// S_AXI_LITE
module S_AXI_LITE#(
		parameter integer S_AXI_LITE_SIZE = 5,
		parameter integer S_AXI_DATA_SIZE = 32 
		)(
		input S_AXI_ACLK,
		input S_AXI_ARESETN,
        input  [ 31 : 0] S_AXI_LITE_ARADDR,
        output S_AXI_LITE_ARREADY,
        input  S_AXI_LITE_ARVALID,
        output S_AXI_LITE_RVALID,
        input  S_AXI_LITE_RREADY,
        output [S_AXI_DATA_SIZE - 1: 0] S_AXI_LITE_RDATA,
        input  [ 31 : 0] S_AXI_LITE_AWADDR,
        output S_AXI_LITE_AWREADY,
        input  S_AXI_LITE_AWVALID,
        input  S_AXI_LITE_WVALID,
        output S_AXI_LITE_WREADY,
        input  [S_AXI_DATA_SIZE - 1: 0] S_AXI_LITE_WDATA,
        output S_AXI_LITE_BVALID,
        input S_AXI_LITE_BREADY
		);
For scale: ~270 flip-flops, about 11000 µm² of cells after synthesis.
==> flow/config.mk <==
export PLATFORM = sky130hd
export DESIGN_NAME = S_AXI_LITE
export DESIGN_NICKNAME = S_AXI_LITE
export VERILOG_FILES = /design/flow/design.v
export SDC_FILE = /design/flow/constraint.sdc
export NUM_CORES = 4
export LEC_CHECK = 0
export ABC_AREA = 0
export CAP_MARGIN = 5
export CELL_PAD_IN_SITES_DETAIL_PLACEMENT = 1
export CELL_PAD_IN_SITES_GLOBAL_PLACEMENT = 2
export CORE_ASPECT_RATIO = 0.68
export CORE_MARGIN = 4
export CORE_UTILIZATION = 63
export CTS_CLUSTER_DIAMETER = 229
export CTS_CLUSTER_SIZE = 18
export GPL_ROUTABILITY_DRIVEN = 0
export GPL_TIMING_DRIVEN = 1
export HOLD_SLACK_MARGIN = -0.05
export MAX_ROUTING_LAYER = met5
export MIN_ROUTING_LAYER = met2
export PLACE_DENSITY = 0.8
export SETUP_SLACK_MARGIN = 0.5
export SLEW_MARGIN = 35
export TNS_END_PERCENT = 5
==> flow/constraint.sdc <==
create_clock -name core_clock -period 4.12 [get_ports {S_AXI_ACLK}]
set_input_delay 0.8240 -clock core_clock [delete_from_list [all_inputs] [get_ports {S_AXI_ACLK}]]
set_output_delay 0.8240 -clock core_clock [all_outputs]
set_load 0.01 [all_outputs]
run.sh (not shown) runs the stock make flow with config.mk's settings and CLKGATE_MAP_FILE=.
The first run ended with an error in global placement without I/O (3_1_place_gp_skip_io) on GPL-0301.
==> next run, changes <==
Settings changed: ABC_AREA 0 to default, CAP_MARGIN 5 to 20, CELL_PAD_IN_SITES_DETAIL_PLACEMENT 1 to default, CELL_PAD_IN_SITES_GLOBAL_PLACEMENT 2 to default, CORE_ASPECT_RATIO 0.68 to default, CORE_MARGIN 4 to 2, CORE_UTILIZATION 63 to 40, CTS_CLUSTER_DIAMETER 229 to default, CTS_CLUSTER_SIZE 18 to default, GPL_ROUTABILITY_DRIVEN 0 to default, GPL_TIMING_DRIVEN 1 to default, HOLD_SLACK_MARGIN -0.05 to default, MAX_ROUTING_LAYER met5 to default, MIN_ROUTING_LAYER met2 to default, PLACE_DENSITY 0.8 to default, SETUP_SLACK_MARGIN 0.5 to default, SLEW_MARGIN 35 to 20, TNS_END_PERCENT 5 to default.
Clock period 4.12 ns to 4.0 ns, I/O delays scaled along.
After rerunning: The new run finished clean. Synthesized area does not change. Die area went up by 47%. Synthesized cell count is unchanged.
==> next run, changes <==
Settings changed: CORE_UTILIZATION 40 to 70, CTS_CLUSTER_DIAMETER from default to 104, CTS_CLUSTER_SIZE from default to 21.
Clock period 4.0 ns to 1.56 ns, I/O delays scaled along.
With this change the flow reached the layout checks and failed them: negative setup slack.
Wire length rises by 5.1%.
Worst hold slack is worse by 0.084 ns.
Clock skew drops by 0.0092 ns.

---

== tundra ==
S_AXI_LITE again, from the RTL that the note above started with.
clock: 4.0 ns
lec_check: 0
abc_area: 1
cap_margin: 20
cell_pad_in_sites_detail_placement: 1
cell_pad_in_sites_global_placement: 2
core_margin: 2
core_utilization: 40
cts_cluster_diameter: 354
setup_slack_margin: 0.67
slew_margin: 20
tns_end_percent: 25
tundra reached the final stage; the timing, DRC and antenna checks on its layout passed.
Changes in juniper relative to tundra:
- CTS_CLUSTER_DIAMETER removed (was 354)
- CELL_PAD_IN_SITES_GLOBAL_PLACEMENT removed (was 2)
- SETUP_SLACK_MARGIN changed from 0.67 to -0.08
- TNS_END_PERCENT removed (was 25)
- CELL_PAD_IN_SITES_DETAIL_PLACEMENT removed (was 1)
- CORE_UTILIZATION changed from 40 to 71
- ABC_AREA removed (was 1)
- the clock period (ns, I/O delays scaled along) changed from 4.0 to 1.74
--- outcome ---
- Compare juniper and tundra | total power higher: juniper
- From tundra to juniper the numbers moved as follows: global-route usage rose 16 points; remaining routing DRC violations flat; routed wire length went down by 2.0%; final cell count saw a decrease.
- The flow for juniper finished, though final verification flagged setup timing.
- Post-synthesis share of cell area spent on and-or and or-and gates ends up lower on juniper.
- The non-clock buffer count in tundra is 0.77 times that in juniper.
- The higher layout overhead on the synthesized area of juniper and tundra is in tundra.
- Relative to tundra, the number of resized instances in the post-cts repair step of juniper is higher by 5.
- On synthesis area per yosys: between juniper and tundra, it ends up higher for juniper.
The following lists how harbor was set up differently from juniper:
- a change of CORE_UTILIZATION from 71 to 72
- an added ABC_AREA of 1
- a deleted SETUP_SLACK_MARGIN that had been -0.08
- an added PLACE_DENSITY of 0.65
- a change of the clock period (ns, I/O delays scaled along) from 1.74 to 1.97
Results
Summary of juniper and harbor: one run falls short of a clean finish, namely juniper.
harbor: sequential share of power 1.5 points below juniper
harbor reports a lower share of the cycle needed by the critical path after routing than juniper does.
Diff juniper and harbor: combinational fraction of design power lower in juniper
The estimated power of harbor ends up lower than the estimate for juniper.
The run showing the greater net load switching power is juniper.
Input-level comparison between xenon and harbor:
- CAP_MARGIN: 20 -> 5
- SETUP_SLACK_MARGIN: unset -> 0.17
- the clock period (ns, I/O delays scaled along): 1.97 -> 1.91
--- outcome ---
Against harbor, xenon comes in about 2.8% higher on power. Diff harbor..xenon | net count entering floorplan | unchanged. Higher largest voltage drop on the vdd net among xenon and harbor: xenon. Number of gates resized after CTS: xenon vs harbor up 51. When xenon is measured against harbor, its number of search-and-repair iterations in the first detailed-routing pass turns out 2 higher. harbor → xenon: static leakage power higher; combinational power now larger. Summary of xenon over harbor: routed wire length rose about 14%; post-layout instance area rose about 2.4%; power per standard cell area rose 0.35%; sequential share of layout area fell 0.98 points. Summary of harbor and xenon: one run falls short of a clean finish, namely xenon. Final checks on xenon, whose flow otherwise completed, came back failing, citing setup timing.
No activity file was given, so power comes from the tool's default toggle rates.
